// CS
module CS(clk, reset, X, Y);
	input clk, reset; 
	input [7:0] X;
	output [9:0] Y;
	reg [9:0] X1,X2, X3, X4, X5, X6, X7, X8, X9;
	wire[9:0] avg_w;
	reg [9:0] avg;
	reg [9:0] appr;
	wire[9:0] Y_keep_w;
	reg [9:0] Y;
	reg [12:0] avg_dividend;
	reg [12:0] Y_dividend;
	reg [12:0] total_num;
	reg [9:0] least;
	wire [12:0] avg_dis = 13'd9;
	wire [12:0] Y_dis = 13'd8;
	always @(negedge clk) begin
		if(reset) begin
			X1 <= 0; X2 <= 0; X3 <= 0; X4 <= 0; X5 <= 0; X6 <= 0; X7 <= 0; X8 <= 0; X9 <= 0;
			avg_dividend <= 0;
			total_num <= 0;
		end  
		else begin 
			if (total_num < 9)
				total_num <= total_num + 1;
			X1 <= X2;
			X2 <= X3;
			X3 <= X4;
			X4 <= X5;
			X5 <= X6;
			X6 <= X7;
			X7 <= X8;
			X8 <= X9;
			X9 <= X;
			avg_dividend <= X2+X3+X4+X5+X6+X7+X8+X9+X; 	
		end  
	end  
	calc c1(avg_dividend, avg_dis, avg_w);
	always @(*) begin
		avg = avg_w;
		appr = X1;
		least = 1000;
		if( (avg >= X1) && (avg - X1) < least) begin
			appr = X1;
			least = avg - X1;
		end
		if(avg >= X2 && (avg - X2) < least) begin
			appr = X2;
			least = avg - X2;
		end
		if(avg >= X3 && (avg - X3) < least) begin
			appr = X3;
			least = avg - X3;
		end
  ...
For scale: roughly 2,000 cells after synthesis, ~110 flip-flops, about 20 I/O pins.
Settings: LEC_CHECK=0, CAP_MARGIN=0, CELL_PAD_IN_SITES_DETAIL_PLACEMENT=1, CELL_PAD_IN_SITES_GLOBAL_PLACEMENT=2, CORE_ASPECT_RATIO=0.99, CORE_MARGIN=4, CORE_UTILIZATION=37, CTS_CLUSTER_DIAMETER=57, CTS_CLUSTER_SIZE=33, MIN_ROUTING_LAYER=met2, PLACE_DENSITY=0.93, SETUP_SLACK_MARGIN=5.0, SLEW_MARGIN=20; clock period 73.5 ns.
run.sh (not shown) runs the stock make flow with config.mk's settings and CLKGATE_MAP_FILE=.
The baseline finished clean.
Rerun with:
- ABC_AREA: unset -> 1
- CAP_MARGIN: 0 -> 20
- CELL_PAD_IN_SITES_DETAIL_PLACEMENT: 1 -> unset
- CELL_PAD_IN_SITES_GLOBAL_PLACEMENT: 2 -> unset
- CORE_ASPECT_RATIO: 0.99 -> unset
- CORE_MARGIN: 4 -> 2
- CORE_UTILIZATION: 37 -> 72
- CTS_CLUSTER_DIAMETER: 57 -> unset
- CTS_CLUSTER_SIZE: 33 -> 99
- MIN_ROUTING_LAYER: met2 -> unset
- PLACE_DENSITY: 0.93 -> unset
- SETUP_SLACK_MARGIN: 5.0 -> unset
- clock period: 73.5 -> 13.5 ns (I/O delays scaled with it)
After rerunning: With this change the flow ended with an error in detailed placement; die area fell by 51%; synthesized area falls by 2.2%; synthesized cell count climbs by 17%.
Rerun with:
- ABC_AREA: 1 -> unset
- CORE_UTILIZATION: 72 -> 45
- CTS_CLUSTER_SIZE: 99 -> unset
- clock period: 13.5 -> 68.7 ns (I/O delays scaled with it)
Effect: The new run ran to the end with no violations; area after synthesis rises by 2.2%; die size rises by 62%; synthesized cell count falls by 15%.
Rerun with:
- CORE_UTILIZATION: 45 -> 57
- clock period: 68.7 -> 32.9 ns (I/O delays scaled with it)
The new run failed in global routing (GRT-0232). Synthesized cell count is unchanged. Area after synthesis is unchanged. Die size shrinks by 21%.

---

== job 9162 ==
CS again, from the RTL that the note above started with.
export LEC_CHECK = 0
export ABC_AREA = 1
export CAP_MARGIN = 20
export CORE_ASPECT_RATIO = 1.19
export CORE_MARGIN = 5
export CORE_UTILIZATION = 59
export CTS_CLUSTER_SIZE = 98
export PLACE_DENSITY_LB_ADDON = 0.08
export SLEW_MARGIN = 20
export TNS_END_PERCENT = 15
create_clock -name core_clock -period 70.0 [get_ports {clk}]
Job 9162 reached the final stage; the timing, design-rule and antenna checks on its layout passed.
For job 9998, these inputs were changed with respect to job 9162:
Settings: removing CORE_ASPECT_RATIO (formerly 1.19); removing PLACE_DENSITY_LB_ADDON (formerly 0.08); removing CTS_CLUSTER_SIZE (formerly 98); changing CORE_UTILIZATION from 59 to 40; removing ABC_AREA (formerly 1); setting MAX_ROUTING_LAYER to met4 for the first time; changing TNS_END_PERCENT from 15 to 85; setting MIN_ROUTING_LAYER to met2 for the first time; setting GPL_TIMING_DRIVEN to 0 for the first time; changing CORE_MARGIN from 5 to 2; changing SLEW_MARGIN from 20 to 5.
### Flow results
- Cell at the slowest stage of the critical path = fa_1: job 9998; cell at the slowest stage of the critical path = a2111oi_2: job 9162
- Looking at clock distribution area overhead in the final layout, job 9998 sits 0.63 points below job 9162.
- Diff job 9162 -> job 9998 | post-synthesis instance area | increase of about 2.2%
What job 7698 does differently from job 9998 at the input level:
Settings: a deleted TNS_END_PERCENT that had been 85; a change of CORE_UTILIZATION from 40 to 53; a deleted GPL_TIMING_DRIVEN that had been 0; an added SETUP_SLACK_MARGIN of 5.0; a change of SLEW_MARGIN from 5 to 20; an added CTS_CLUSTER_DIAMETER of 312; a deleted MAX_ROUTING_LAYER that had been met4; a deleted MIN_ROUTING_LAYER that had been met2.
## What came out
| storage element area | job 7698 vs job 9998 | about 0.5% higher |
The standard cells in job 7698 occupy more silicon area than those in job 9998 do.
Utilization job 9998 -> job 7698: up
Re routed wire length: job 7698 and job 9998 aren't equal, and the higher value belongs to job 7698.
Re data arrival time at the worst-slack endpoint: job 9998 was higher than job 7698.
diff inputs: job 7698 => job 6400
Settings: SETUP_SLACK_MARGIN: 5.0 -> unset; TNS_END_PERCENT: unset -> 85; SLEW_MARGIN: 20 -> 5; CORE_UTILIZATION: 53 -> 40; MAX_ROUTING_LAYER: unset -> met4; CTS_CLUSTER_DIAMETER: 312 -> unset.
==> results <==
- Having completed the whole flow, job 6400 delivered a layout that passed the timing, design-rule and antenna checks.
- Core utilization delta for job 6400 relative to job 7698: 23 points lower
- Going from job 7698 to job 6400, final cell count without fillers moved down; cell total after placement climbed about 6.4%; worst path required time higher; worst path setup slack after routing shows a reduction of 1.76 ns.
- Summary of job 6400 over job 7698: aggregate global-route resource usage went down by 10 points; chip area went up by 9900 um^2; overall routed net length went down by about 10%.
